## design/flow/config.mk

```make
export PLATFORM = sky130hd
export DESIGN_NAME = axi4_slave
export DESIGN_NICKNAME = axi4_slave
export VERILOG_FILES = /design/flow/design.v
export SDC_FILE = /design/flow/constraint.sdc
export NUM_CORES = 4
export LEC_CHECK = 0
export CAP_MARGIN = 35
export CORE_ASPECT_RATIO = 1.78
export CORE_MARGIN = 2
export CORE_UTILIZATION = 71
export CTS_CLUSTER_DIAMETER = 320
export GPL_ROUTABILITY_DRIVEN = 1
export GPL_TIMING_DRIVEN = 0
export MIN_ROUTING_LAYER = met1
export PLACE_DENSITY = 0.6
export SETUP_SLACK_MARGIN = 1.91
export SLEW_MARGIN = 10
```

## design/flow/constraint.sdc

```tcl
create_clock -name core_clock -period 141.0 [get_ports {ACLK}]
set_input_delay 28.2000 -clock core_clock [delete_from_list [all_inputs] [get_ports {ACLK}]]
set_output_delay 28.2000 -clock core_clock [all_outputs]
set_load 0.01 [all_outputs]
```

## design/flow/design.v

```verilog
module axi4_slave #(
    parameter int          NUM_REGS   = 4     ,
    parameter integer      ID_WIDTH   = 4     ,
    parameter integer      ADDR_WIDTH = 32    ,
    parameter integer      DATA_WIDTH = 32    ,
    parameter logic [31:0] BASE_ADDR  = 32'h0
)(
    input  logic                     ACLK,
    input  logic                     ARESETN,
    input  logic [ID_WIDTH-1:0]       S_AXI_AWID     ,
    input  logic [ADDR_WIDTH-1:0]     S_AXI_AWADDR   ,
    input  logic [7:0]                S_AXI_AWLEN    ,
    input  logic [2:0]                S_AXI_AWSIZE   ,
    input  logic [1:0]                S_AXI_AWBURST  ,
    input  logic                      S_AXI_AWVALID  ,
    output logic                      S_AXI_AWREADY  ,
    input  logic [DATA_WIDTH-1:0]     S_AXI_WDATA    ,
    input  logic [(DATA_WIDTH/8)-1:0] S_AXI_WSTRB    ,
    input  logic                      S_AXI_WLAST    ,
    input  logic                      S_AXI_WVALID   ,
    output logic                      S_AXI_WREADY   ,
    output logic [ID_WIDTH-1:0]       S_AXI_BID      ,
    output logic [1:0]                S_AXI_BRESP    ,
    output logic                      S_AXI_BVALID   ,
    input  logic                      S_AXI_BREADY   ,
    input  logic [ID_WIDTH-1:0  ]     S_AXI_ARID     ,
    input  logic [ADDR_WIDTH-1:0]     S_AXI_ARADDR   ,
    input  logic [7:0]                S_AXI_ARLEN    ,
    input  logic [2:0]                S_AXI_ARSIZE   ,
    input  logic [1:0]                S_AXI_ARBURST  ,
    input  logic                      S_AXI_ARVALID  ,
    output logic                      S_AXI_ARREADY  ,
    output logic [ID_WIDTH-1:0  ]     S_AXI_RID      ,
    output logic [DATA_WIDTH-1:0]     S_AXI_RDATA    ,
    output logic [1:0]                S_AXI_RRESP    ,
    output logic                      S_AXI_RLAST    ,
    output logic                      S_AXI_RVALID   ,
    input  logic                      S_AXI_RREADY   ,
    output logic                      write_en        ,
    output logic                      read_en
);
localparam ADDR_LSB     = $clog2(DATA_WIDTH / 8);
localparam ADDR_INDEX_W = $clog2(NUM_REGS);
logic [DATA_WIDTH-1:0] regfile [NUM_REGS-1:0];  
logic [ADDR_INDEX_W-1:0] write_ptr;
typedef enum logic [1:0] {
    WR_IDLE,     
    WR_WAIT,     
    WR_DATA,     
    WR_RESP      
} wr_state_t;
wr_state_t wr_state, wr_next;
logic awc_hs, wc_hs; 
logic [ADDR_WIDTH-1:0]      addr_latch     ;
logic [ID_WIDTH-1:0]        awid_latch     ;
logic [7:0]  awlen_latch    ;
logic [2:0]  awsize_latch   ;
logic [1:0]  awburst_latch  ;
logic [DATA_WIDTH-1:0]      wdata_latch    ; 
logic [(DATA_WIDTH/8)-1:0]  wstrb_latch    ;
logic                       wlast_latch    ;
logic [ADDR_WIDTH-1:0]      awaddr_latch   ;
logic [11:0] wr_transfer_size, wr_wrap_start, wr_transfer_size_latch, wr_wrap_start_latch, wr_wrap_end, wr_wrap_end_latch;
assign wr_transfer_size = (awlen_latch + 1)*(2**awsize_latch);
assign wr_wrap_start    = (S_AXI_AWADDR/ wr_transfer_size) * wr_transfer_size;
assign wr_wrap_end      = wr_wrap_start + wr_transfer_size;
logic [7:0] wr_beat_count;  
logic awaddr_err, wstrb_err, wr_burst_err;
always_comb begin
    wr_next = wr_state;  
    case(wr_state)
        WR_IDLE : if (S_AXI_AWVALID || S_AXI_WVALID)                          wr_next = WR_WAIT;
        WR_WAIT : if (awc_hs && wc_hs)                                        wr_next = WR_DATA;
        WR_DATA : if (S_AXI_WLAST || wstrb_err || awaddr_err || wr_burst_err) wr_next = WR_RESP;
        WR_RESP : if (S_AXI_BREADY)                                           wr_next = WR_IDLE;
    endcase
end
always_ff @(posedge ACLK or negedge ARESETN) begin
    if (!ARESETN)
        wr_state <= WR_IDLE;
    else
        wr_state <= wr_next;
end
always_ff @(posedge ACLK or negedge ARESETN) begin
    if (!ARESETN) begin
        S_AXI_AWREADY          <=  0    ;
        awc_hs                 <= '0    ;
        awid_latch             <= '0    ;
        awlen_latch            <= '0    ;
        awsize_latch           <= '0    ;
        awburst_latch          <= '0    ;
        awaddr_err             <= '0    ;
        wr_burst_err           <= '0    ;
        S_AXI_WREADY           <=  0    ;
        wr_beat_count          <=  0    ;
        write_ptr              <= '0    ;  
        wc_hs                  <= '0    ;
        wr_transfer_size_latch <= '0    ;
        wr_wrap_start_latch    <= '0    ;
        wr_wrap_end_latch      <= '0    ;
        wstrb_err              <= '0    ;
        S_AXI_BID              <= '0    ;
        S_AXI_BVALID           <= '0    ;
        S_AXI_BRESP            <= 2'b00 ;
        for (int r = 0; r < NUM_REGS; r++)
            regfile[r]         <= '0    ;
    end
    else begin
        case(wr_state)
            WR_IDLE: begin
                S_AXI_AWREADY          <= '0;
                S_AXI_WREADY           <= '0;
                awc_hs                 <= '0;
                awid_latch             <= '0;
                awlen_latch            <= '0;
                awsize_latch           <= '0;
                awburst_latch          <= '0;
                write_ptr              <= '0;
                wr_transfer_size_latch <= '0;
                wr_wrap_start_latch    <= '0;
                wr_wrap_end_latch      <= '0;
                S_AXI_BID              <= '0;
                S_AXI_BRESP            <= '0;
                S_AXI_BVALID           <= '0;
                awaddr_err             <= '0;
                wr_burst_err           <= '0;
                wstrb_err              <= '0;
            end
            WR_WAIT: begin
                if(S_AXI_AWVALID) begin
                    S_AXI_AWREADY          <= 1'b1              ;
                    awc_hs                 <= 1'b1              ;
                    awid_latch             <= S_AXI_AWID        ;
                    awlen_latch            <= S_AXI_AWLEN       ;
                    awsize_latch           <= S_AXI_AWSIZE      ;
                    awburst_latch          <= S_AXI_AWBURST     ;
                    awaddr_latch           <= S_AXI_AWADDR      ;
                    write_ptr              <= S_AXI_AWADDR[4:2] ;
                    wr_transfer_size_latch <= wr_transfer_size  ;
                    wr_wrap_start_latch    <= wr_wrap_start     ;
                    wr_wrap_end_latch      <= wr_wrap_end       ;
                end
                S_AXI_WREADY <= 1'b1;
                if(S_AXI_WVALID) begin
                    wc_hs        <= 1'b1;
                end
            end
            WR_DATA: begin
                S_AXI_AWREADY <= 1'b0;  
                if(!(wstrb_err || awaddr_err || wr_burst_err) && wr_beat_count < awlen_latch + 1) begin
                    for (int i = 0; i < DATA_WIDTH/8; i++) begin
                        if (S_AXI_WSTRB[i])
                            regfile[write_ptr][8*i +: 8] <= S_AXI_WDATA[8*i +: 8];
                    end
                    wr_beat_count <= wr_beat_count + 1;
                    case(awburst_latch)  
                        2'b00: write_ptr <= write_ptr;       
                        2'b01: begin
                            if(write_ptr >= awlen_latch) begin
                                awaddr_err <= 1'b1;
                            end
                            else begin
                                write_ptr <= write_ptr + 1;   
                            end
                        end
                        2'b10: begin                         
                            if (write_ptr + 1 == wr_wrap_end_latch) begin
                                write_ptr <= wr_wrap_start_latch;
                            end
                            else begin
                                write_ptr <= write_ptr + 1;
                            end
                        end
                        2'b11:  wr_burst_err <= 1'b1;   
                    endcase
                end
                if(S_AXI_WSTRB == '0) begin
                    wstrb_err <= 1'b1;
                end
                if (wr_beat_count == 0) begin
                    if(!(awaddr_latch[1:0] == 2'b00)) begin
                        awaddr_err <= 1'b1;
                    end
                end
                if(wr_beat_count > 0) begin
                    if (write_ptr < awaddr_latch[ADDR_LSB +: ADDR_INDEX_W] || write_ptr > awaddr_latch[ADDR_LSB +: ADDR_INDEX_W] + (1 << ADDR_INDEX_W) - 1) begin
                        awaddr_err <=1'b1;
                    end
                end
            end
            WR_RESP: begin
                wr_beat_count <= '0;
                S_AXI_WREADY  <= 1'b0;
                S_AXI_BVALID  <= 1'b1;
                S_AXI_BID     <= awid_latch;
                S_AXI_BRESP  <= (awaddr_err)                ? 2'b11 :   
                                (wstrb_err || wr_burst_err) ? 2'b10 :   
                                                              2'b00 ;   
                if (S_AXI_BREADY && S_AXI_BVALID) begin
                    awc_hs        <= 1'b0;
                    wc_hs         <= 1'b0;
                    S_AXI_BVALID  <= 1'b0;
                    write_ptr     <= '0;
                end
            end
        endcase
    end
end
typedef enum logic [1:0] {
    RD_IDLE,     
    RD_WAIT,     
    RD_DATA      
} rd_state_t;
rd_state_t rd_state, rd_next;
logic ar_hs;
logic [7:0] rd_beat_count;
logic ar_err, r_burst_err;
always_comb begin
    rd_next = rd_state;
    case(rd_state)
        RD_IDLE: if (S_AXI_ARVALID)                               rd_next = RD_WAIT;
        RD_WAIT: if (ar_hs )                                      rd_next = RD_DATA;
        RD_DATA: if (rd_beat_count == 0 || ar_err || r_burst_err) rd_next = RD_IDLE;
    endcase
end
always_ff @(posedge ACLK or negedge ARESETN) begin
    if(!ARESETN) begin
        rd_state <= RD_IDLE;
    end
    else begin
        rd_state <= rd_next;
    end
end
logic [ADDR_INDEX_W-1:0] read_ptr;
logic [ADDR_WIDTH-1:0]  arid_latch    ;
logic [7:0]             arlen_latch   ;
logic [2:0]             arsize_latch  ;
logic [ADDR_WIDTH-1:0]  araddr_latch  ;
logic [1:0]             arburst_latch ;
logic                   rd_complete   ;
logic [11:0] rd_transfer_size, rd_wrap_start, rd_transfer_size_latch, rd_wrap_start_latch, rd_wrap_end, rd_wrap_end_latch;
assign rd_transfer_size = (arlen_latch + 1)*(2**arsize_latch);
assign rd_wrap_start    = (S_AXI_ARADDR/ rd_transfer_size) * rd_transfer_size;
assign rd_wrap_end      = rd_wrap_start + rd_transfer_size;
always_ff @(posedge ACLK or negedge ARESETN) begin
    if(!ARESETN) begin
        S_AXI_ARREADY <=  0   ;
        S_AXI_RID     <= '0   ;
        S_AXI_RDATA   <= '0   ;
        S_AXI_RRESP   <= 2'b00;
        S_AXI_RLAST   <=  0   ;
        S_AXI_RVALID  <=  0   ;
        read_ptr      <= '0   ;
        ar_hs         <=  0   ;
    end
    else begin
        case(rd_state)
            RD_IDLE: begin
                S_AXI_ARREADY          <=  0;
                S_AXI_RLAST            <=  0;
                S_AXI_RVALID           <=  0;
                ar_hs                  <=  0;
                arid_latch             <= '0;
                arlen_latch            <= '0;
                arsize_latch           <= '0;
                araddr_latch           <= '0;
                r_burst_err            <= '0;
                ar_err                 <= '0;
                arburst_latch          <= '0;
                read_ptr               <= '0;
                rd_beat_count          <= '0;
                rd_transfer_size_latch <= '0;
                rd_wrap_start_latch    <= '0;
                rd_wrap_end_latch      <= '0;
            end
            RD_WAIT: begin
                S_AXI_ARREADY          <= 1'b1              ;
                ar_hs                  <= 1'b1              ;
                arid_latch             <= S_AXI_ARID        ;
                arlen_latch            <= S_AXI_ARLEN       ;
                araddr_latch           <= S_AXI_ARADDR      ;
                arsize_latch           <= S_AXI_ARSIZE      ;
                arburst_latch          <= S_AXI_ARBURST     ;
                read_ptr               <= S_AXI_ARADDR[4:2] ;
                rd_beat_count          <= arlen_latch + 1   ;
                rd_transfer_size_latch <= rd_transfer_size  ;
                rd_wrap_start_latch    <= rd_wrap_start     ;   
                rd_wrap_end_latch      <= rd_wrap_end       ;
            end
            RD_DATA: begin
                S_AXI_ARREADY          <= 1'b0;
                if (rd_beat_count == arlen_latch + 1 && !(araddr_latch[1:0] == 2'b00)) begin
                    ar_err <= 1'b1;
                    if (S_AXI_RREADY) begin
                        S_AXI_RVALID <= 1'b1;
                        S_AXI_RLAST  <= 1'b1;
                        S_AXI_RID    <= arid_latch;
                        S_AXI_RRESP  <= 2'b11;
                    end
                end
                else if (rd_beat_count == arlen_latch && (read_ptr < araddr_latch[4:2] || read_ptr > araddr_latch[4:2] + 7)) begin
                    ar_err <= 1'b1;
                    if (S_AXI_RREADY) begin
                        S_AXI_RVALID <= 1'b1;
                        S_AXI_RLAST  <= 1'b1;
                        S_AXI_RID    <= arid_latch;
                        S_AXI_RRESP  <= 2'b11;
                    end
                end
                else if (arburst_latch == 2'b11) begin
                    r_burst_err <= 1'b1;
                    if (S_AXI_RREADY) begin
                        S_AXI_RVALID <= 1'b1;
                        S_AXI_RLAST  <= 1'b1;
                        S_AXI_RID    <= arid_latch;
                        S_AXI_RRESP  <= 2'b01;
                    end
                end
                else begin
                    if(rd_beat_count > 1 && S_AXI_RREADY) begin
                        S_AXI_RVALID <= 1'b1;
                        S_AXI_RDATA  <= regfile[read_ptr];
                        S_AXI_RID    <= arid_latch;
                        case(arburst_latch)
                            2'b00: read_ptr <= read_ptr;         
                            2'b01: 
                                if(read_ptr >= arlen_latch) begin
                                    ar_err <= 1'b1;
                                end
                                else begin 
                                read_ptr <= read_ptr + 1;     
                                end
                            2'b10:                               
                                if (read_ptr + 1 == rd_wrap_end_latch) begin
                                    read_ptr <= rd_wrap_start_latch;
                                end
                                else begin
                                    read_ptr <= read_ptr + 1;
                                end
                        endcase
                        rd_beat_count <= rd_beat_count - 1;
                    end
                    else if (rd_beat_count == 1 && S_AXI_RREADY) begin
                        S_AXI_RVALID <= 1'b1;
                        S_AXI_RLAST  <= 1'b1;
                        S_AXI_RDATA  <= regfile[read_ptr];
                        S_AXI_RID    <= arid_latch;
                        S_AXI_RRESP  <= (ar_err)      ? 2'b11 :   
                                        (r_burst_err) ? 2'b10 :   
                                                        2'b00 ;   
                        rd_beat_count <= 0;
                    end
                end
            end
        endcase
    end
end
assign write_en = awc_hs && wc_hs;
assign read_en  = ar_hs;
endmodule
```

## design/flow/run.sh

```bash
#!/bin/bash
# the make line also repeats each setting of config.mk as NAME=value (left out here)
make -C /OpenROAD-flow-scripts/flow DESIGN_CONFIG=/design/flow/config.mk WORK_HOME=/design/flow/orfs CLKGATE_MAP_FILE= finish
```

==> results_dict.tcl, run 1 <==
# implementation run metrics
set metrics [dict create \
    finalClockSkew_ns 0.0277 \
    cts.reportedPaths.clkPinSlew_ns 0.06 \
    final_net_count 9441 \
    yosys.area.top_type "ha_1" \
    syn-mean-instance-area_um2 7.67 \
    hpwlAfterDp_um 159000 \
    cp.depth 511 \
    warning_count 45 \
    clock_path_buffers 3 \
    crit_start "S_AXI_ARADDR[31]" \
    rsz0062_at_grt "true" \
    place_inst 9313 \
    final_max_slew_viol_count 2 \
    fmax_mhz 7.45 \
    synthMostInstantiatedCell "ha_1" \
    io_pins 194 \
    hold_viol 0 \
    crit_top_cell "o21a_1" \
    synth_area_um2 61400 \
    cts_made_buffers 28 \
    synthToLayoutAreaGrowth_pct 11.4 \
    hp-start "S_AXI_RDATA[7]" \
    gr-usage-all-layers_pct 44.8 \
    critPathArrivalTime_ns 134.42 \
    die_x_um 224 \
    slowest_stage "or4b_2" \
    dieArea_um2 89000 \
    synthArstFlopShare_pct 82.4 \
    grt_pass1_wl_um 329000 \
    htreeDepth 1 \
    dr.pass1.iters 19 \
    fp_nets 9092 \
    ant_nets 0 \
    netlist.area_leader.share_pct 16.2 \
    clkSinkCount 284 \
    yosys_warnings 2 \
    regToRegEndpoint "rd_wrap_end_latch[11]" \
    mux_area_share_pct 6.06 \
    max_slew.worst_pin.slew_ns 1.54 \
    drt-vias-per-instance 7.09 \
    critPathLaunchType "input pin" \
    min_path_cells 2 \
    drtIter0Drc 5489 \
    r2r_cells 527 \
    initCoreUtil_pct 71.8 \
    pre_cts_slack_ns -6.17 \
    yosys-stat-area_um2 61400 \
    ys_sh_adder_pct 21.1 \
    min_path_type "reg2reg" \
    fin_cells 9471 \
    period_used_pct 95.1 \
    cts.root.buffer_cell "clkbuf_16" \
    xor_area_share_pct 5.76 \
    routed_wl_um 210000 \
    final-setup-viol-count 0 \
    synthTopCellsByCount "ha_1, nand2_1, nor2_1, nor3_1, a21oi_1" \
    cap_violations 1 \
    vias 67200 \
    drc_errors 0 \
    simple_gate_area_share_pct 24.5 \
    routabilityCongestion 1.02 \
    port_buffers 189 \
    fin_crit_ns 134.15 \
    yosysCellCount 8007 \
    cts_hold_buffers 0 \
    cp_max_fo 10 \
    critPathMaxStageDelay_ns 0.65 \
    grt_max_degree 110 \
    crit_buf_inv 52 \
    antenna_found_initial 19 \
    die_height_um 396 \
    edf_count 50 \
    hold_end "S_AXI_RDATA[7]" \
    flop_cell "dfrtp_1" \
    ff2ff_setup_slack_ns 27.96 \
    syn-instance-count 8007 \
    endpoint "rd_wrap_end_latch[11]" \
    rows 143 \
    cts_tree "built" \
    status "finished with violations" \
    rr_startpoint "arlen_latch[0]" \
    ys_top_logic_family "AND-OR/OR-AND gates" \
    ys_ff 284 \
    yosys.cell_types.count 141 \
    grt_pass1_vias 67900 \
    worst-setup-path-type "in2reg" \
    worst_path_dominant_cell_family "AND-OR/OR-AND gates" \
    synthAoiAreaFrac_pct 26.2 \
    drt-wirelength-per-cell_um 22.2 \
    core-area_um2 85500 \
    fillerInstances 6105 \
    overflow 0 \
    fin_ws_ns 6.85 \
    ys_seq_share_pct 12.0 \
    clock.latency.late_pin_ns 0.57 \
    area_leaders "ha_1, dfrtp_1, o21a_1" \
    checkFailReasons "max-capacitance violations, max-slew violations" \
    cp-end-kind "flip-flop" \
    relSlewSlack_pct -4.00 \
    crit_required_ns 141.27 \
]
==> metrics by stage <==
stage	TNS (ns)	cell area [um^2]	hold WS [ns]	utilization (%)
2_1_floorplan	0	61400	0.442	-
3_3_place_gp	-24.32	64700	0.455	75.6
3_5_place_dp	-57.67	65300	0.466	76.3
4_1_cts	0	66600	0.486	77.8
5_1_grt	0	68400	0.506	80.0
6_report	0	68400	0.479	80.0
==> cell type report <==
cell class / count / area [um^2] / share of cell area, %
Clock buffer: 44 / 821 / 1.20
Sequential cell: 284 / 7360 / 10.8
Timing Repair Buffer: 318 / 3210 / 4.69
Multi-Input combinational cell: 7031 / 52700 / 77.0
Buffer: 287 / 1370 / 2.00
Antenna cell: 7 / 17.5 / 0.0256
Tap cell: 1087 / 1360 / 1.99
Inverter: 406 / 1530 / 2.24
Clock inverter: 7 / 75.1 / 0.110
==> what timing repair did <==
item / in CTS / in global routing
gates cloned: 0 / 1
resized: 98 / 352
pin swaps: 3 / 61
setup endpoints to repair: 28 / 28
endpoints found under the hold margin: 0 / 0
buffers inserted: 5 / 91
==> per-layer routing <==
layer  vias to the layer above  track usage (%)  part of all wire (%)
met2                      3479             82.5                    49
met1                     31600             40.5                    32
met3                      1643             8.74                   7.5
met4                        28             42.3                    11
li1                      30500                -                     -
met5                         -                0                 0.087
==> run 2, diff against run 1 <==
- CAP_MARGIN: 35 -> 10
- CORE_ASPECT_RATIO: 1.78 -> default
- CORE_MARGIN: 2 -> 8
- CORE_UTILIZATION: 71 -> 55
- CTS_CLUSTER_DIAMETER: 320 -> 79
- GPL_ROUTABILITY_DRIVEN: 1 -> 0
- GPL_TIMING_DRIVEN: 0 -> default
- MAX_ROUTING_LAYER: default -> met4
- MIN_ROUTING_LAYER: met1 -> default
- PLACE_DENSITY: 0.6 -> default
- PLACE_DENSITY_LB_ADDON: default -> 0.02
- SETUP_SLACK_MARGIN: 1.91 -> default
- SLEW_MARGIN: 10 -> 20
- clock period: 141.0 -> 140.0 ns (I/O delays scaled with it)
==> run 2 against run 1 <==
Against the previous run:
- the run now finishes clean
- die size grew 38%
- critical path depth shrank 54
- core utilization shrank 20 points
- first-iteration DRC count shrank 9.9%
- register-to-register slack gained 1.5 ns
- worst hold slack lost 0.0056 ns
- non-clock buffer count shrank 337
- clock-buffer cell count shrank 2
- sequential cell count is the same
- sequential share of layout area grew 0.38 points
- final cell count grew 0.78%
- largest cell class unchanged
- highest routed layer is now met4
==> results_dict.tcl, run 2 <==
# implementation run metrics
set metrics [dict create \
    critPathLaunchType "input pin" \
    endpoint "wr_wrap_end_latch[11]" \
    rows 122 \
    vias 60900 \
    core-area_um2 111000 \
    critPathMaxStageDelay_ns 0.76 \
    final_net_count 9106 \
    routed_wl_um 183000 \
    synth_area_um2 61400 \
    dieArea_um2 123000 \
    drc_errors 0 \
    fmax_mhz 7.54 \
    hp-start "S_AXI_RDATA[14]" \
    grt_pass1_vias 57100 \
    ant_nets 0 \
    ys_seq_share_pct 12.0 \
    syn-mean-instance-area_um2 7.67 \
    clock_path_buffers 3 \
    antenna_found_initial 10 \
    final-setup-viol-count 0 \
    synthAoiAreaFrac_pct 26.2 \
    htreeDepth 1 \
    min_path_cells 2 \
    worst_path_dominant_cell_family "AND-OR/OR-AND gates" \
    xor_area_share_pct 5.76 \
    edf_count 50 \
    initCoreUtil_pct 55.5 \
    synthMostInstantiatedCell "ha_1" \
    io_pins 194 \
    fp_nets 9092 \
    drt-vias-per-instance 6.38 \
    hold_end "S_AXI_RDATA[14]" \
    hpwlAfterDp_um 143000 \
    gr-usage-all-layers_pct 29.2 \
    cts_tree "built" \
    regToRegEndpoint "rd_wrap_end_latch[11]" \
    rr_startpoint "arlen_latch[0]" \
    worst-setup-path-type "in2reg" \
    syn-instance-count 8007 \
    crit_required_ns 140.45 \
    drt-wirelength-per-cell_um 19.2 \
    min_path_type "reg2reg" \
    cp_max_fo 35 \
    hold_viol 0 \
    warning_count 41 \
    grt_max_degree 163 \
    synthToLayoutAreaGrowth_pct 7.60 \
    ys_ff 284 \
    fillerInstances 10300 \
    overflow 0 \
    cp.depth 457 \
    relSlewSlack_pct 13.8 \
    area_leaders "ha_1, dfrtp_1, o21a_1" \
    slowest_stage "nor4_1" \
    final_max_slew_viol_count 0 \
    ff2ff_setup_slack_ns 29.46 \
    cap_violations 0 \
    ys_sh_adder_pct 21.1 \
    crit_buf_inv 17 \
    cts.reportedPaths.clkPinSlew_ns 0.06 \
    crit_start "S_AXI_AWADDR[31]" \
    yosys.area.top_type "ha_1" \
    grt_pass1_wl_um 297000 \
    die_x_um 350 \
    port_buffers 193 \
    clock.latency.late_pin_ns 0.56 \
    critPathArrivalTime_ns 133.04 \
    drtIter0Drc 4947 \
    simple_gate_area_share_pct 24.5 \
    netlist.area_leader.share_pct 16.2 \
    cp-end-kind "flip-flop" \
    flop_cell "dfrtp_1" \
    die_height_um 350 \
    finalClockSkew_ns 0.0132 \
    crit_top_cell "o21a_1" \
    yosys-stat-area_um2 61400 \
    postLayoutCoreUtil_pct 59.7 \
    yosys_warnings 2 \
    yosys.cell_types.count 141 \
    cts.root.buffer_cell "clkbuf_16" \
    period_used_pct 94.7 \
    r2r_cells 494 \
    yosysCellCount 8007 \
    fin_ws_ns 7.41 \
    ys_top_logic_family "AND-OR/OR-AND gates" \
    max_slew.worst_pin.slew_ns 1.29 \
    synthTopCellsByCount "ha_1, nand2_1, nor2_1, nor3_1, a21oi_1" \
    fin_crit_ns 132.59 \
    status "finished clean" \
    cts_made_buffers 30 \
    dr.pass1.iters 8 \
    tns_ns 0 \
    clkSinkCount 284 \
    mux_area_share_pct 6.06 \
    pre_cts_slack_ns 0.811 \
    synthArstFlopShare_pct 82.4 \
]
## run 2: layout make-up
| type | instances | area (um^2) | area share [%] |
|---|---|---|---|
| diodes | 12 | 30.0 | 0.0454 |
| clock buffers | 42 | 858 | 1.30 |
| clock inverters | 14 | 145 | 0.220 |
| inverters | 406 | 1530 | 2.31 |
| multi-input cells | 7031 | 51800 | 78.3 |
| flip-flops and latches | 284 | 7360 | 11.1 |
| well taps | 1488 | 1860 | 2.82 |
| repair buffers | 268 | 2530 | 3.83 |
## run 2: what timing repair did
item,in CTS,in global routing
hold buffers,0,0
buffers inserted,0,17
gates resized,0,73
endpoints found under the setup margin,0,21
## run 2: through the flow
| step | hold slack [ns] | cell area [um^2] | std cells |
|---|---|---|---|
| 2_1_floorplan | 0.442 | 61400 | 8007 |
| 3_3_place_gp | 0.456 | 64600 | 9457 |
| 3_5_place_dp | 0.465 | 64600 | 9457 |
| 4_1_cts | 0.479 | 65600 | 9513 |
| 5_1_grt | 0.491 | 66100 | 9543 |
| 6_report | 0.473 | 66100 | 9545 |
## run 2: layer usage
metal  part of all wire, %  GRT usage [%]  vias to the layer above  wire (um)
li1                      -              -                    29800          -
met1                    48           41.2                    28800      87500
met2                    43           45.2                     2034      79500
met3                   6.9           3.39                      264      12700
met4                   2.0           5.79                        0       3630
met5                     0              -                        -          0
==> run 3, diff against run 2 <==
- ABC_AREA: default -> 1
- CAP_MARGIN: 10 -> 5
- CORE_MARGIN: 8 -> 2
- CORE_UTILIZATION: 55 -> 65
- CTS_CLUSTER_DIAMETER: 79 -> 351
- GPL_ROUTABILITY_DRIVEN: 0 -> default
- MAX_ROUTING_LAYER: met4 -> default
- PLACE_DENSITY: default -> 0.6
- PLACE_DENSITY_LB_ADDON: 0.02 -> default
- SLEW_MARGIN: 20 -> 30
- TNS_END_PERCENT: default -> 5
- clock period: 140.0 -> 86.2 ns (I/O delays scaled with it)
==> run 3 against run 2 <==
Against the previous run:
- the run now fails in global routing (5_1_grt)
- die size decreased by 10%
- synthesized cell count increased by 37%
- area after synthesis increased by 13%
==> results_dict.tcl, run 3 <==
# collected from the flow reports
set metrics [dict create \
    yosys.cell_types.count 100 \
    ys_sh_adder_pct 18.6 \
    netlist.area_leader.share_pct 14.6 \
    yosys_warnings 2 \
    yosys-stat-area_um2 69600 \
    flop_cell "dfrtp_1" \
    syn-mean-instance-area_um2 6.37 \
    mux_area_share_pct 0.0790 \
    cts_made_buffers 28 \
    edf_count 50 \
    die_x_um 331 \
    synthArstFlopShare_pct 82.4 \
    area_leaders "nand2_1, ha_1, inv_1" \
    routabilityCongestion 1.00 \
    synth_area_um2 69600 \
    place_inst 14400 \
    gr-usage-all-layers_pct 78.9 \
    htreeDepth 1 \
    failing_step "global routing (5_1_grt)" \
    syn-instance-count 10900 \
    cts_hold_buffers 0 \
    status "did not finish" \
    yosysCellCount 10900 \
    io_pins 194 \
    overflow 1320 \
    rows 120 \
    synthTopCellsByCount "nand2_1, inv_1, nor2_1, ha_1, o21ai_0" \
    ys_top_logic_family "simple AND/OR/NAND/NOR gates" \
    yosys.area.top_type "nand2_1" \
    cts.root.buffer_cell "clkbuf_16" \
    hpwlAfterDp_um 186000 \
    initCoreUtil_pct 65.3 \
    simple_gate_area_share_pct 35.8 \
    placed_cell_area_um2 88700 \
    fp_nets 12000 \
    die_height_um 331 \
    clock_path_buffers 3 \
    ys_ff 284 \
    port_buffers 193 \
    ys_seq_share_pct 10.6 \
    synthMostInstantiatedCell "nand2_1" \
    core-area_um2 107000 \
    clkSinkCount 284 \
    xor_area_share_pct 7.73 \
    synthAoiAreaFrac_pct 14.9 \
    stop_error "[ERROR GRT-0232] Routing congestion too high. Check the congestion heatmap in the GUI." \
    dieArea_um2 110000 \
]
## run 3: through the flow
step	hold slack, ns	util (%)	worst slack, ns	setup TNS [ns]
floorplan	0.449	-	-8.44	-185.58
CTS	0.485	86.9	-1.41	-10.36
global placement	0.455	83.2	-3.06	-23.29
detailed placement	0.470	83.2	-5.67	-101.13
## run 3: what timing repair did
item | in CTS
hold endpoints to repair | 0
gates cloned | 4
buffers inserted | 287
setup endpoints to repair | 28
pin swaps | 212
gates resized | 252
## run 3: per-layer routing
layer  overflow  track usage (%)
met1        149             78.6
met2        749             95.5
met3        100             64.3
met4        314             74.8
met5          8             46.5
==> run 4, diff against run 3 <==
- ABC_AREA: 1 -> default
- CAP_MARGIN: 5 -> 0
- CORE_ASPECT_RATIO: default -> 0.5
- CORE_MARGIN: 2 -> 9
- CORE_UTILIZATION: 65 -> 58
- CTS_CLUSTER_DIAMETER: 351 -> default
- HOLD_SLACK_MARGIN: default -> 0.29
- SETUP_SLACK_MARGIN: default -> -2.0
- SLEW_MARGIN: 30 -> 40
- TNS_END_PERCENT: 5 -> default
- clock period: 86.2 -> 200.0 ns (I/O delays scaled with it)
==> run 4 against run 3 <==
Against the previous run:
- now clean on timing, DRC and antenna
- area after synthesis decreased by 12%
- die size increased by 8.1%
- synthesized cell count decreased by 27%
==> results_dict.tcl, run 4 <==
# implementation run metrics
set metrics [dict create \
    period_used_pct 75.3 \
    hold_end "S_AXI_RDATA[29]" \
    cts.root.buffer_cell "clkbuf_16" \
    drt-wirelength-per-cell_um 19.6 \
    r2r_cells 474 \
    tns_ns 0 \
    vias 61500 \
    dr.pass1.iters 6 \
    synthAoiAreaFrac_pct 26.2 \
    dieArea_um2 119000 \
    syn-mean-instance-area_um2 7.67 \
    hpwlAfterDp_um 147000 \
    synthTopCellsByCount "ha_1, nand2_1, nor2_1, nor3_1, a21oi_1" \
    ctsResizeCount 0 \
    critPathMaxStageDelay_ns 0.90 \
    drc_errors 0 \
    antenna_found_initial 11 \
    regToRegEndpoint "wr_wrap_end_latch[11]" \
    htreeDepth 1 \
    drt-vias-per-instance 6.51 \
    warning_count 40 \
    xor_area_share_pct 5.76 \
    hold_viol 0 \
    yosys_warnings 2 \
    clock_path_buffers 3 \
    die_height_um 248 \
    gr-usage-all-layers_pct 29.5 \
    crit_buf_inv 17 \
    port_buffers 193 \
    crit_required_ns 200.41 \
    syn-instance-count 8007 \
    min_path_type "reg2reg" \
    cts.reportedPaths.clkPinSlew_ns 0.07 \
    hp-start "S_AXI_RDATA[29]" \
    final_net_count 9092 \
    flop_cell "dfrtp_1" \
    critPathArrivalTime_ns 151.10 \
    ys_sh_adder_pct 21.1 \
    ff2ff_setup_slack_ns 83.64 \
    rsz0062_at_grt "false" \
    yosys.area.top_type "ha_1" \
    status "finished clean" \
    worst-setup-path-type "in2reg" \
    min_path_cells 2 \
    endpoint "wr_wrap_end_latch[11]" \
    routed_wl_um 185000 \
    drtIter0Drc 4937 \
    die_x_um 478 \
    routabilityCongestion 0.962 \
    logic_area_um2 51600 \
    edf_count 50 \
    grt_pass1_wl_um 302000 \
    netlist.area_leader.share_pct 16.2 \
    relSlewSlack_pct 39.0 \
    yosys-stat-area_um2 61400 \
    cts_made_buffers 25 \
    area_leaders "ha_1, dfrtp_1, o21a_1" \
    clkSinkCount 284 \
    rr_startpoint "awlen_latch[0]" \
    cap_violations 0 \
    fmax_mhz 6.64 \
    postLayoutCoreUtil_pct 63.2 \
    cp.depth 458 \
    cp_max_fo 35 \
    finalClockSkew_ns 0.0178 \
    slowest_stage "or4_1" \
    fillerInstances 9219 \
    overflow 0 \
    initCoreUtil_pct 59.2 \
    fin_crit_ns 150.69 \
    yosys.cell_types.count 141 \
    fp_nets 9092 \
    ys_top_logic_family "AND-OR/OR-AND gates" \
    final_max_slew_viol_count 0 \
    rows 83 \
    seq_area_um2 7360 \
    cts_hold_buffers 0 \
    grt_pass1_vias 60500 \
    max_slew.worst_pin.slew_ns 0.915 \
    cp-end-kind "flip-flop" \
    core-area_um2 104000 \
    synthArstFlopShare_pct 82.4 \
    ant_nets 0 \
    clock.latency.late_pin_ns 0.54 \
    postCtsSetupRepairBufs 0 \
    cts_tree "built" \
    crit_start "S_AXI_AWADDR[31]" \
    final-setup-viol-count 0 \
    yosysCellCount 8007 \
    simple_gate_area_share_pct 24.5 \
    grt_max_degree 94 \
    worst_path_dominant_cell_family "AND-OR/OR-AND gates" \
    critPathLaunchType "input pin" \
    ys_ff 284 \
    crit_top_cell "o21a_1" \
    io_pins 194 \
    synth_area_um2 61400 \
    mux_area_share_pct 6.06 \
    synthMostInstantiatedCell "ha_1" \
    synthToLayoutAreaGrowth_pct 6.73 \
    ys_seq_share_pct 12.0 \
]
==> run 4: final cells by class <==
cell class	count	share of cell area [%]
multi-input combinational	7030	78.7
inverter	406	2.33
clock buffer	35	1.15
timing repair buffer	260	3.76
sequential	284	11.2
tap	1402	2.68
antenna	9	0.0344
clock inverter	9	0.136
==> run 4: per-stage QoR <==
stage	std cells	instance area [um^2]	worst slack, ns	hold WS (ns)
after floorplan	8007	61400	61.56	0.442
after global placement	9380	64500	50.67	0.456
after detailed placement	9381	64600	49.32	0.469
after CTS	9425	65500	49.25	0.486
after global routing	9432	65500	40.48	0.502
final	9435	65500	49.31	0.481
==> run 4: metal layers <==
metal  part of all wire [%]  GRT usage [%]
met1                     44           37.7
met2                     47           52.2
met5                  0.018              0
met3                    5.6           2.86
met4                    3.4           10.1
==> run 5, diff against run 4 <==
- ABC_AREA: default -> 1
- CAP_MARGIN: 0 -> 20
- CORE_ASPECT_RATIO: 0.5 -> default
- CORE_MARGIN: 9 -> 2
- CTS_CLUSTER_DIAMETER: default -> 381
- PLACE_DENSITY: 0.6 -> default
- PLACE_DENSITY_LB_ADDON: default -> 0.06
- SETUP_SLACK_MARGIN: -2.0 -> default
- SLEW_MARGIN: 40 -> 20
- clock period: 200.0 -> 86.0 ns (I/O delays scaled with it)
==> run 5 against run 4 <==
Against the previous run:
- now fails the layout checks on negative setup slack
- final cell count rose by 54%
- die size rose by 3.6%
- register-to-register slack got worse by 74 ns
- sequential cell count did not move
- first-iteration DRC count rose by 32%
- global-route usage rose by 5.5 points
- sequential share of layout area fell by 3.4 points
- critical path depth rose by 112
- via count rose by 32%
- area after synthesis rose by 13%
- clock skew fell by 0.0026 ns
==> results_dict.tcl, run 5 <==
# implementation run metrics
set metrics [dict create \
    hpwlAfterDp_um 178000 \
    cts.root.buffer_cell "clkbuf_16" \
    edf_count 50 \
    die_height_um 351 \
    pre_cts_slack_ns -2.83 \
    cp.depth 570 \
    yosys-stat-area_um2 69600 \
    final-setup-viol-count 7 \
    crit_required_ns 86.30 \
    checkFailReasons "negative setup slack" \
    flop_cell "dfrtp_1" \
    final_max_slew_viol_count 0 \
    clock.latency.late_pin_ns 0.56 \
    grt_max_degree 107 \
    drt-vias-per-instance 5.57 \
    hp-start "wr_wrap_end_latch[7]" \
    overflow 0 \
    area_leaders "nand2_1, ha_1, inv_1" \
    syn-instance-count 10900 \
    htreeDepth 1 \
    stdcell_area_um2 94300 \
    fmax_mhz 11.4 \
    grt_pass1_vias 74800 \
    worst-setup-path-type "in2reg" \
    min_path_type "reg2reg" \
    endpoint "rd_wrap_end_latch[11]" \
    warning_count 43 \
    cts_hold_buffers 0 \
    vias 80900 \
    yosys.cell_types.count 100 \
    hold_viol 0 \
    routabilityCongestion 0.976 \
    finalClockSkew_ns 0.0152 \
    rsz0062_at_grt "true" \
    yosysCellCount 10900 \
    syn-mean-instance-area_um2 6.37 \
    hold_end "wr_wrap_end_latch[7]" \
    fin_ws_ns -1.48 \
    critPathLaunchType "input pin" \
    rr_startpoint "arlen_latch[0]" \
    synthMostInstantiatedCell "nand2_1" \
    cp_max_fo 15 \
    period_used_pct 102 \
    crit_start "S_AXI_ARADDR[31]" \
    cp-end-kind "flip-flop" \
    critPathArrivalTime_ns 87.79 \
    crit_buf_inv 134 \
    yosys.area.top_type "nand2_1" \
    netlist.area_leader.share_pct 14.6 \
    port_buffers 193 \
    synthTopCellsByCount "nand2_1, inv_1, nor2_1, ha_1, o21ai_0" \
    dieArea_um2 123000 \
    rows 127 \
    die_x_um 351 \
    xor_area_share_pct 7.73 \
    min_path_cells 2 \
    synth_area_um2 69600 \
    core-area_um2 119000 \
    crit_top_cell "a21oi_2" \
    initCoreUtil_pct 58.3 \
    ff2ff_setup_slack_ns 9.85 \
    logic_area_um2 59600 \
    seq_area_um2 7360 \
    ys_seq_share_pct 10.6 \
    ys_sh_adder_pct 18.6 \
    synthAoiAreaFrac_pct 14.9 \
    synthArstFlopShare_pct 82.4 \
    cts_tree "built" \
    fin_crit_ns 87.48 \
    ys_ff 284 \
    cts.reportedPaths.clkPinSlew_ns 0.06 \
    fillerInstances 8666 \
    dr.pass1.iters 8 \
    clkSinkCount 284 \
    worst_path_dominant_cell_family "AND-OR/OR-AND gates" \
    antenna_found_initial 16 \
    final_net_count 14000 \
    cts_made_buffers 28 \
    regToRegEndpoint "rd_wrap_end_latch[11]" \
    grt_pass1_wl_um 362000 \
    drtIter0Drc 6538 \
    drc_errors 0 \
    synthToLayoutAreaGrowth_pct 35.3 \
    simple_gate_area_share_pct 35.8 \
    drt-wirelength-per-cell_um 16.6 \
    mux_area_share_pct 0.0790 \
    routed_wl_um 241000 \
    status "finished with violations" \
    max_slew.worst_pin.slew_ns 1.08 \
    postLayoutCoreUtil_pct 78.9 \
    ys_top_logic_family "simple AND/OR/NAND/NOR gates" \
    slowest_stage "fa_1" \
    yosys_warnings 2 \
    relSlewSlack_pct 27.9 \
    cap_violations 0 \
    fp_nets 12000 \
    critPathMaxStageDelay_ns 0.52 \
    gr-usage-all-layers_pct 35.0 \
    io_pins 194 \
    placed_cell_area_um2 85100 \
    clock_path_buffers 3 \
    ant_nets 0 \
    r2r_cells 587 \
]
## run 5: layout make-up
type,instances,share of cell area [%]
flip-flops and latches,284,7.81
diodes,8,0.0212
multi-input cells,8599,63.3
repair inverters,4,0.0345
repair buffers,2181,18.3
clock buffers,42,0.943
inverters,1791,7.35
well taps,1612,2.14
clock inverters,10,0.125
## run 5: timing repair
item,in CTS,in global routing
setup endpoints to repair,19,28
resized,163,931
cloned,5,3
pin swaps,217,848
buffers inserted,157,348
## run 5: per-layer routing
metal | up-vias | GRT usage (%) | part of all wire [%]
met5 | - | 0 | 0.043
met3 | 710 | 2.97 | 6.5
li1 | 39500 | - | -
met4 | 16 | 10.0 | 3.7
met2 | 2955 | 60.6 | 47
met1 | 37800 | 46.4 | 42
## run 5: per-stage QoR
step / TNS (ns) / cells / hold WS, ns
after floorplan: -108.54 / 10900 / 0.449
final: -6.68 / 14500 / 0.483
after global routing: -81.51 / 14500 / 0.500
after global placement: -2.50 / 14000 / 0.464
after CTS: 0 / 14200 / 0.486
after detailed placement: -33.58 / 14000 / 0.468
==> run 6, diff against run 5 <==
- ABC_AREA: 1 -> default
- CORE_UTILIZATION: 58 -> 40
- CTS_CLUSTER_DIAMETER: 381 -> default
- HOLD_SLACK_MARGIN: 0.29 -> default
- PLACE_DENSITY: default -> 0.6
- PLACE_DENSITY_LB_ADDON: 0.06 -> default
- SETUP_SLACK_MARGIN: default -> -2.0
- clock period: 86.0 -> 155.0 ns (I/O delays scaled with it)
==> run 6 against run 5 <==
Against the previous run:
- now clean on timing, DRC and antenna
- non-clock buffer count is 1920 lower
- clock-buffer cell count increased by 8
- setup slack better by 14 ns
- wire length shrank 22%
- design area is 30% lower
- clock skew increased by 0.0020 ns
- first-iteration DRC count decreased by 33%
- sequential cell count stayed put
- critical path depth down 114
- core utilization down 35 points
==> results_dict.tcl, run 6 <==
# implementation run metrics
set metrics [dict create \
    relSlewSlack_pct 31.4 \
    htreeDepth 1 \
    worst-setup-path-type "in2reg" \
    cts_made_buffers 30 \
    synthTopCellsByCount "ha_1, nand2_1, nor2_1, nor3_1, a21oi_1" \
    yosys_warnings 2 \
    die_x_um 396 \
    netlist.area_leader.share_pct 16.2 \
    synthToLayoutAreaGrowth_pct 8.06 \
    max_slew.worst_pin.slew_ns 1.02 \
    yosys.area.top_type "ha_1" \
    initCoreUtil_pct 40.3 \
    status "finished clean" \
    drtIter0Drc 4376 \
    rr_startpoint "awlen_latch[0]" \
    gr-usage-all-layers_pct 23.1 \
    rsz0062_at_grt "false" \
    ys_ff 284 \
    ys_seq_share_pct 12.0 \
    flop_cell "dfrtp_1" \
    fin_crit_ns 142.65 \
    syn-instance-count 8007 \
    antenna_found_initial 17 \
    clock.latency.late_pin_ns 0.57 \
    mux_area_share_pct 6.06 \
    core-area_um2 152000 \
    cp_max_fo 35 \
    grt_pass1_vias 57900 \
    drt-vias-per-instance 6.00 \
    place_inst 10000 \
    grt_pass1_wl_um 305000 \
    synth_area_um2 61400 \
    final_net_count 9098 \
    dieArea_um2 157000 \
    edf_count 50 \
    regToRegEndpoint "wr_wrap_end_latch[11]" \
    ctsResizeCount 0 \
    cap_violations 0 \
    critPathLaunchType "input pin" \
    area_leaders "ha_1, dfrtp_1, o21a_1" \
    ys_top_logic_family "AND-OR/OR-AND gates" \
    xor_area_share_pct 5.76 \
    finalClockSkew_ns 0.0172 \
    fmax_mhz 7.01 \
    yosys-stat-area_um2 61400 \
    yosysCellCount 8007 \
    die_height_um 396 \
    crit_top_cell "o21a_1" \
    routed_wl_um 187000 \
    clock_path_buffers 3 \
    crit_buf_inv 17 \
    syn-mean-instance-area_um2 7.67 \
    hold_viol 0 \
    warning_count 40 \
    dr.pass1.iters 6 \
    hold_end "S_AXI_RDATA[20]" \
    routabilityCongestion 0.919 \
    final_max_slew_viol_count 0 \
    ff2ff_setup_slack_ns 37.68 \
    worst_path_dominant_cell_family "AND-OR/OR-AND gates" \
    vias 60400 \
    cp-end-kind "flip-flop" \
    min_path_type "reg2reg" \
    synthAoiAreaFrac_pct 26.2 \
    yosys.cell_types.count 141 \
    synthMostInstantiatedCell "ha_1" \
    port_buffers 193 \
    drc_errors 0 \
    tns_ns 0 \
    min_path_cells 2 \
    cts.root.buffer_cell "clkbuf_16" \
    cts.reportedPaths.clkPinSlew_ns 0.07 \
    period_used_pct 92.0 \
    grt_max_degree 103 \
    r2r_cells 469 \
    io_pins 194 \
    fp_nets 9092 \
    ys_sh_adder_pct 21.1 \
    overflow 0 \
    slowest_stage "or4_1" \
    endpoint "wr_wrap_end_latch[11]" \
    critPathMaxStageDelay_ns 0.89 \
    drt-wirelength-per-cell_um 18.6 \
    clkSinkCount 284 \
    synthArstFlopShare_pct 82.4 \
    crit_start "S_AXI_AWADDR[31]" \
    fin_cells 10100 \
    critPathArrivalTime_ns 143.09 \
    cts_hold_buffers 0 \
    crit_required_ns 155.44 \
    final-setup-viol-count 0 \
    rows 143 \
    ant_nets 0 \
    cts_tree "built" \
    hpwlAfterDp_um 149000 \
    cp.depth 456 \
    postCtsSetupRepairBufs 0 \
    hp-start "S_AXI_RDATA[20]" \
    simple_gate_area_share_pct 24.5 \
]
[run 6: area by class of cell]
class                   count  area [um^2]
inverters                 406         1530
clock buffers              50          948
repair buffers            261         2470
clock inverters             6         37.5
flip-flops and latches    284         7360
fillers                 15300        85900
multi-input cells        7030        51500
diodes                      4         10.0
well taps                2030         2540
[run 6: metrics by stage]
step,hold slack [ns],util (%),area (um^2),setup slack [ns]
6_report,0.480,43.6,66400,12.35
5_1_grt,0.505,43.6,66400,2.31
4_1_cts,0.481,43.6,66300,13.20
3_5_place_dp,0.465,42.9,65400,13.05
3_3_place_gp,0.456,42.9,65300,13.19
2_1_floorplan,0.442,-,61400,25.56
[run 6: metal layers]
layer	share of wire (%)	wire (um)	GRT usage [%]
met1	49	90900	33.3
met2	43	81300	36.5
met3	5.6	10500	2.63
met4	2.3	4260	5.40
met5	0.064	119	0
==> run 7, diff against run 6 <==
- ABC_AREA: default -> 1
- CELL_PAD_IN_SITES_DETAIL_PLACEMENT: default -> 2
- CORE_UTILIZATION: 40 -> 21
- CTS_CLUSTER_SIZE: default -> 100
- MAX_ROUTING_LAYER: default -> met4
- MIN_ROUTING_LAYER: default -> met1
- PLACE_DENSITY: 0.6 -> default
- PLACE_DENSITY_LB_ADDON: default -> 0.27
- SLEW_MARGIN: 20 -> 0
- clock period: 155.0 -> 262.0 ns (I/O delays scaled with it)
==> run 7 against run 6 <==
Against the previous run:
- still clean
- wire length up 43%
- die size up 110%
- clock-buffer cell count down 1
- critical path depth up 116
- core utilization down 20 points
- setup slack better by 95 ns
==> results_dict.tcl, run 7 <==
# implementation run metrics
set metrics [dict create \
    status "finished clean" \
    htreeDepth 2 \
    final-setup-viol-count 0 \
    r2r_cells 590 \
    ff2ff_setup_slack_ns 154.08 \
    synth_area_um2 69600 \
    grt_pass1_vias 79200 \
    drc_errors 0 \
    crit_required_ns 262.35 \
    yosys_warnings 2 \
    syn-mean-instance-area_um2 6.37 \
    crit_top_cell "inv_1" \
    hold_viol 0 \
    synthToLayoutAreaGrowth_pct 10.3 \
    slowest_stage "inv_1" \
    clock.latency.late_pin_ns 0.59 \
    mux_area_share_pct 0.0790 \
    cts.root.buffer_cell "clkbuf_16" \
    ys_sh_adder_pct 18.6 \
    grt_max_degree 118 \
    crit_start "S_AXI_ARADDR[31]" \
    final_max_slew_viol_count 0 \
    flop_cell "dfrtp_1" \
    worst_path_dominant_cell_family "AND-OR/OR-AND gates" \
    initCoreUtil_pct 21.1 \
    cts_tree "built" \
    critPathLaunchType "input pin" \
    pre_cts_slack_ns 106.77 \
    regToRegEndpoint "rd_wrap_end_latch[11]" \
    port_buffers 193 \
    syn-instance-count 10900 \
    dieArea_um2 336000 \
    synthArstFlopShare_pct 82.4 \
    min_path_cells 1 \
    die_x_um 580 \
    clock_path_buffers 3 \
    cp.depth 572 \
    cp_max_fo 35 \
    postCtsSetupRepairBufs 0 \
    rsz0062_at_grt "false" \
    ant_nets 0 \
    critPathMaxStageDelay_ns 0.81 \
    routabilityCongestion 0.871 \
    rows 211 \
    synthAoiAreaFrac_pct 14.9 \
    fmax_mhz 6.45 \
    yosys.cell_types.count 100 \
    max_slew.worst_pin.slew_ns 0.970 \
    hp-start "arid_latch[1]" \
    routed_wl_um 267000 \
    edf_count 50 \
    fin_crit_ns 154.98 \
    cp-end-kind "flip-flop" \
    io_pins 194 \
    cts.reportedPaths.clkPinSlew_ns 0.06 \
    area_leaders "nand2_1, ha_1, inv_1" \
    hold_end "S_AXI_RID[1]" \
    vias 72600 \
    ctsResizeCount 0 \
    fp_nets 12000 \
    cap_violations 0 \
    gr-usage-all-layers_pct 16.0 \
    drt-vias-per-instance 4.73 \
    cts_hold_buffers 0 \
    drt-wirelength-per-cell_um 17.4 \
    finalClockSkew_ns 0.0269 \
    die_height_um 580 \
    netlist.area_leader.share_pct 14.6 \
    overflow 0 \
    ys_seq_share_pct 10.6 \
    place_inst 15300 \
    drtIter0Drc 2810 \
    ys_top_logic_family "simple AND/OR/NAND/NOR gates" \
    tns_ns 0 \
    endpoint "rd_wrap_end_latch[11]" \
    antenna_found_initial 17 \
    yosys-stat-area_um2 69600 \
    core-area_um2 330000 \
    fin_cells 15400 \
    relSlewSlack_pct 35.3 \
    warning_count 41 \
    crit_buf_inv 122 \
    period_used_pct 59.2 \
    grt_pass1_wl_um 431000 \
    xor_area_share_pct 7.73 \
    min_path_type "reg2reg" \
    ys_ff 284 \
    synthTopCellsByCount "nand2_1, inv_1, nor2_1, ha_1, o21ai_0" \
    yosys.area.top_type "nand2_1" \
    fin_ws_ns 107.02 \
    rr_startpoint "arlen_latch[0]" \
    clkSinkCount 284 \
    final_net_count 12000 \
    simple_gate_area_share_pct 35.8 \
    yosysCellCount 10900 \
    critPathArrivalTime_ns 155.32 \
    synthMostInstantiatedCell "nand2_1" \
    hpwlAfterDp_um 222000 \
    dr.pass1.iters 5 \
    cts_made_buffers 35 \
    worst-setup-path-type "in2reg" \
]
==> run 7: stage by stage <==
| stage | util, % | area [um^2] | hold slack [ns] |
|---|---|---|---|
| 3_3_place_gp | 22.9 | 75700 | 0.462 |
| 6_report | 23.3 | 76800 | 0.476 |
| 3_5_place_dp | 22.9 | 75700 | 0.466 |
| 5_1_grt | 23.3 | 76800 | 0.498 |
| 4_1_cts | 23.3 | 76800 | 0.478 |
| 2_1_floorplan | - | 69600 | 0.449 |
==> run 7: area by class of cell <==
| type | instances | area, um^2 |
|---|---|---|
| Tap cell | 4366 | 5460 |
| Multi-Input combinational cell | 8599 | 53800 |
| Timing Repair Buffer | 244 | 2330 |
| Antenna cell | 7 | 17.5 |
| Fill cell | 40500 | 253000 |
| Clock buffer | 49 | 978 |
| Clock inverter | 13 | 108 |
| Sequential cell | 284 | 7360 |
| Inverter | 1791 | 6780 |
==> run 7: routing by layer <==
metal / routed length, um / vias up / GRT usage [%]
met4: 5500 / 0 / 3.00
met2: 134000 / 702 / 28.9
met5: 0 / - / -
li1: - / 35500 / -
met3: 4680 / 286 / 0.977
met1: 123000 / 36100 / 19.6
==> run 8, diff against run 7 <==
- ABC_AREA: 1 -> default
- CAP_MARGIN: 20 -> 35
- CELL_PAD_IN_SITES_DETAIL_PLACEMENT: 2 -> default
- CORE_ASPECT_RATIO: default -> 1.78
- CORE_UTILIZATION: 21 -> 18
- CTS_CLUSTER_DIAMETER: default -> 320
- CTS_CLUSTER_SIZE: 100 -> default
- GPL_ROUTABILITY_DRIVEN: default -> 1
- GPL_TIMING_DRIVEN: default -> 0
- MAX_ROUTING_LAYER: met4 -> default
- PLACE_DENSITY_LB_ADDON: 0.27 -> 0.12
- SETUP_SLACK_MARGIN: -2.0 -> 1.91
- SLEW_MARGIN: 0 -> 10
- clock period: 262.0 -> 257.0 ns (I/O delays scaled with it)
==> run 8 against run 7 <==
Against the previous run:
- clock skew is 0.0032 ns lower
- final cell count is 17% lower
- critical path type unchanged
- clock-buffer cell count is 6 higher
- critical path depth is 68 lower
- critical endpoint unchanged
- sequential cell count stayed put
- area after synthesis is 12% lower
- via count is 16% lower
==> results_dict.tcl, run 8 <==
# implementation run metrics
set metrics [dict create \
    mux_area_share_pct 6.06 \
    crit_buf_inv 50 \
    yosys.cell_types.count 141 \
    yosysCellCount 8007 \
    pre_cts_slack_ns 80.65 \
    use_met2_pct 31.2 \
    final_max_slew_viol_count 0 \
    cap_violations 0 \
    port_buffers 189 \
    worst_path_dominant_cell_family "AND-OR/OR-AND gates" \
    drc_errors 0 \
    ys_seq_share_pct 12.0 \
    hold_viol 0 \
    routabilityCongestion 0.836 \
    yosys.area.top_type "ha_1" \
    die_x_um 442 \
    fp_nets 9092 \
    clock_path_buffers 3 \
    core-area_um2 340000 \
    drt-wirelength-per-cell_um 19.9 \
    vias 61100 \
    cp-end-kind "flip-flop" \
    cp_max_fo 10 \
    hpwlAfterDp_um 217000 \
    fmax_mhz 5.71 \
    stdcell_area_um2 71100 \
    fillerInstances 38000 \
    synth_area_um2 61400 \
    final_net_count 9374 \
    crit_top_cell "o21a_1" \
    postLayoutCoreUtil_pct 20.9 \
    min_path_type "reg2reg" \
    seq_area_um2 7360 \
    die_height_um 783 \
    relSlewSlack_pct 31.6 \
    period_used_pct 68.1 \
    fin_crit_ns 175.10 \
    endpoint "rd_wrap_end_latch[11]" \
    hold_end "wr_wrap_end_latch[8]" \
    initCoreUtil_pct 18.0 \
    yosys_warnings 2 \
    syn-mean-instance-area_um2 7.67 \
    cts.reportedPaths.clkPinSlew_ns 0.06 \
    min_path_cells 2 \
    cp.depth 504 \
    synthAoiAreaFrac_pct 26.2 \
    holdWs_ns 0.473 \
    clock.latency.late_pin_ns 0.60 \
    busiest_layer "met2" \
    crit_required_ns 257.31 \
    critPathMaxStageDelay_ns 0.85 \
    drt-vias-per-instance 4.78 \
    use_met1_pct 13.4 \
    synthMostInstantiatedCell "ha_1" \
    overflow 0 \
    grt_max_degree 89 \
    tns_ns 0 \
    rsz0062_at_grt "false" \
    cts.root.buffer_cell "clkbuf_16" \
    synthToLayoutAreaGrowth_pct 15.8 \
    regToRegEndpoint "rd_wrap_end_latch[11]" \
    ys_ff 284 \
    dr.pass1.iters 8 \
    rows 286 \
    crit_start "S_AXI_ARADDR[31]" \
    logic_area_um2 51400 \
    cts_hold_buffers 0 \
    placed_cell_area_um2 69800 \
    warning_count 38 \
    use_met3_pct 1.41 \
    critPathArrivalTime_ns 175.41 \
    ys_top_logic_family "AND-OR/OR-AND gates" \
    yosys-stat-area_um2 61400 \
    io_pins 194 \
    r2r_cells 521 \
    drtIter0Drc 2289 \
    antenna_found_initial 26 \
    fin_ws_ns 81.90 \
    grt_pass1_vias 63700 \
    rr_startpoint "arlen_latch[0]" \
    critPathLaunchType "input pin" \
    cts_tree "built" \
    final-setup-viol-count 0 \
    worst-setup-path-type "in2reg" \
    dieArea_um2 346000 \
    ant_nets 0 \
    simple_gate_area_share_pct 24.5 \
    max_slew.worst_pin.slew_ns 1.03 \
    synthTopCellsByCount "ha_1, nand2_1, nor2_1, nor3_1, a21oi_1" \
    ctsResizeCount 0 \
    clkSinkCount 284 \
    status "finished clean" \
    slowest_stage "a221oi_1" \
    postCtsSetupRepairBufs 0 \
    ys_sh_adder_pct 21.1 \
    syn-instance-count 8007 \
    netlist.area_leader.share_pct 16.2 \
    gr-usage-all-layers_pct 14.3 \
    ff2ff_setup_slack_ns 126.34 \
    cts_made_buffers 38 \
    routed_wl_um 255000 \
    finalClockSkew_ns 0.0237 \
    htreeDepth 2 \
    flop_cell "dfrtp_1" \
    synthArstFlopShare_pct 82.4 \
    hp-start "wr_wrap_end_latch[8]" \
    grt_pass1_wl_um 385000 \
    area_leaders "ha_1, dfrtp_1, o21a_1" \
    xor_area_share_pct 5.76 \
    edf_count 50 \
]
-- run 8: area by class of cell --
cell class	count	area share, %
multi-input cells	7030	72.3
flip-flops and latches	284	10.3
well taps	4464	7.85
repair buffers	242	3.77
inverters	406	2.15
plain buffers	287	1.68
clock buffers	55	1.58
clock inverters	15	0.306
diodes	5	0.0176
-- run 8: through the flow --
stage,cells
floorplan,8007
global placement,12700
detailed placement,12700
CTS,12800
global route,12800
finish,12800
-- run 8: layer usage --
metal	part of all wire (%)	routed length, um	up-vias
met3	2.4	6120	330
li1	-	-	30300
met5	0.086	218	-
met2	59	151000	811
met4	3.3	8390	34
met1	35	89500	29600
==> run 9, diff against run 8 <==
- ABC_AREA: default -> 1
- CAP_MARGIN: 35 -> 20
- CORE_ASPECT_RATIO: 1.78 -> default
- CORE_UTILIZATION: 18 -> 71
- CTS_CLUSTER_DIAMETER: 320 -> 351
- CTS_CLUSTER_SIZE: default -> 40
- GPL_ROUTABILITY_DRIVEN: 1 -> default
- GPL_TIMING_DRIVEN: 0 -> default
- MIN_ROUTING_LAYER: met1 -> default
- PLACE_DENSITY: default -> 0.6
- PLACE_DENSITY_LB_ADDON: 0.12 -> default
- SETUP_SLACK_MARGIN: 1.91 -> default
- SLEW_MARGIN: 10 -> 20
- TNS_END_PERCENT: default -> 5
- clock period: 257.0 -> 86.5 ns (I/O delays scaled with it)
==> run 9 against run 8 <==
Against the previous run:
- the flow now stops in global routing (5_1_grt)
- die size shrank 71%
- synthesized cell count increased by 37%
- area after synthesis up 13%
==> results_dict.tcl, run 9 <==
# collected from the flow reports
set metrics [dict create \
    yosys_warnings 2 \
    simple_gate_area_share_pct 35.8 \
    xor_area_share_pct 7.73 \
    ys_top_logic_family "simple AND/OR/NAND/NOR gates" \
    clock_path_buffers 3 \
    synthArstFlopShare_pct 82.4 \
    fp_nets 12000 \
    yosys.area.top_type "nand2_1" \
    rows 114 \
    ys_ff 284 \
    io_pins 194 \
    cts_hold_buffers 0 \
    cts.root.buffer_cell "clkbuf_16" \
    yosys-stat-area_um2 69600 \
    port_buffers 193 \
    die_height_um 317 \
    hpwlAfterDp_um 185000 \
    syn-instance-count 10900 \
    synthMostInstantiatedCell "nand2_1" \
    edf_count 50 \
    core-area_um2 97000 \
    yosysCellCount 10900 \
    status "did not finish" \
    area_leaders "nand2_1, ha_1, inv_1" \
    ys_sh_adder_pct 18.6 \
    cts_made_buffers 11 \
    synthAoiAreaFrac_pct 14.9 \
    stop_error "[ERROR GRT-0116] Global routing finished with congestion. Check the congestion regions in the DRC Viewer." \
    dieArea_um2 101000 \
    gr-usage-all-layers_pct 64.4 \
    yosys.cell_types.count 100 \
    synth_area_um2 69600 \
    die_x_um 317 \
    flop_cell "dfrtp_1" \
    netlist.area_leader.share_pct 14.6 \
    synthTopCellsByCount "nand2_1, inv_1, nor2_1, ha_1, o21ai_0" \
    clkSinkCount 284 \
    failing_step "global routing (5_1_grt)" \
    htreeDepth 1 \
    ys_seq_share_pct 10.6 \
    routabilityCongestion 1.05 \
    initCoreUtil_pct 71.8 \
    overflow 207 \
    mux_area_share_pct 0.0790 \
    syn-mean-instance-area_um2 6.37 \
]
[run 9: layer usage]
metal  overflow  GRT usage, %
met1          9          65.0
met4         81          58.6
met5          0          24.0
met2        115          88.0
met3          2          41.7
[run 9: metrics by stage]
| stage | setup WS, ns | cells | area, um^2 |
|---|---|---|---|
| after floorplan | -8.20 | 10900 | 70600 |
| after global placement | -3.09 | 13900 | 85400 |
| after detailed placement | -6.33 | 13900 | 85400 |
| after CTS | -1.44 | 14200 | 88900 |
[run 9: repair_timing]
item	CTS
cloned	4
resized	310
pin swaps	240
setup endpoints to repair	28
buffers inserted	301
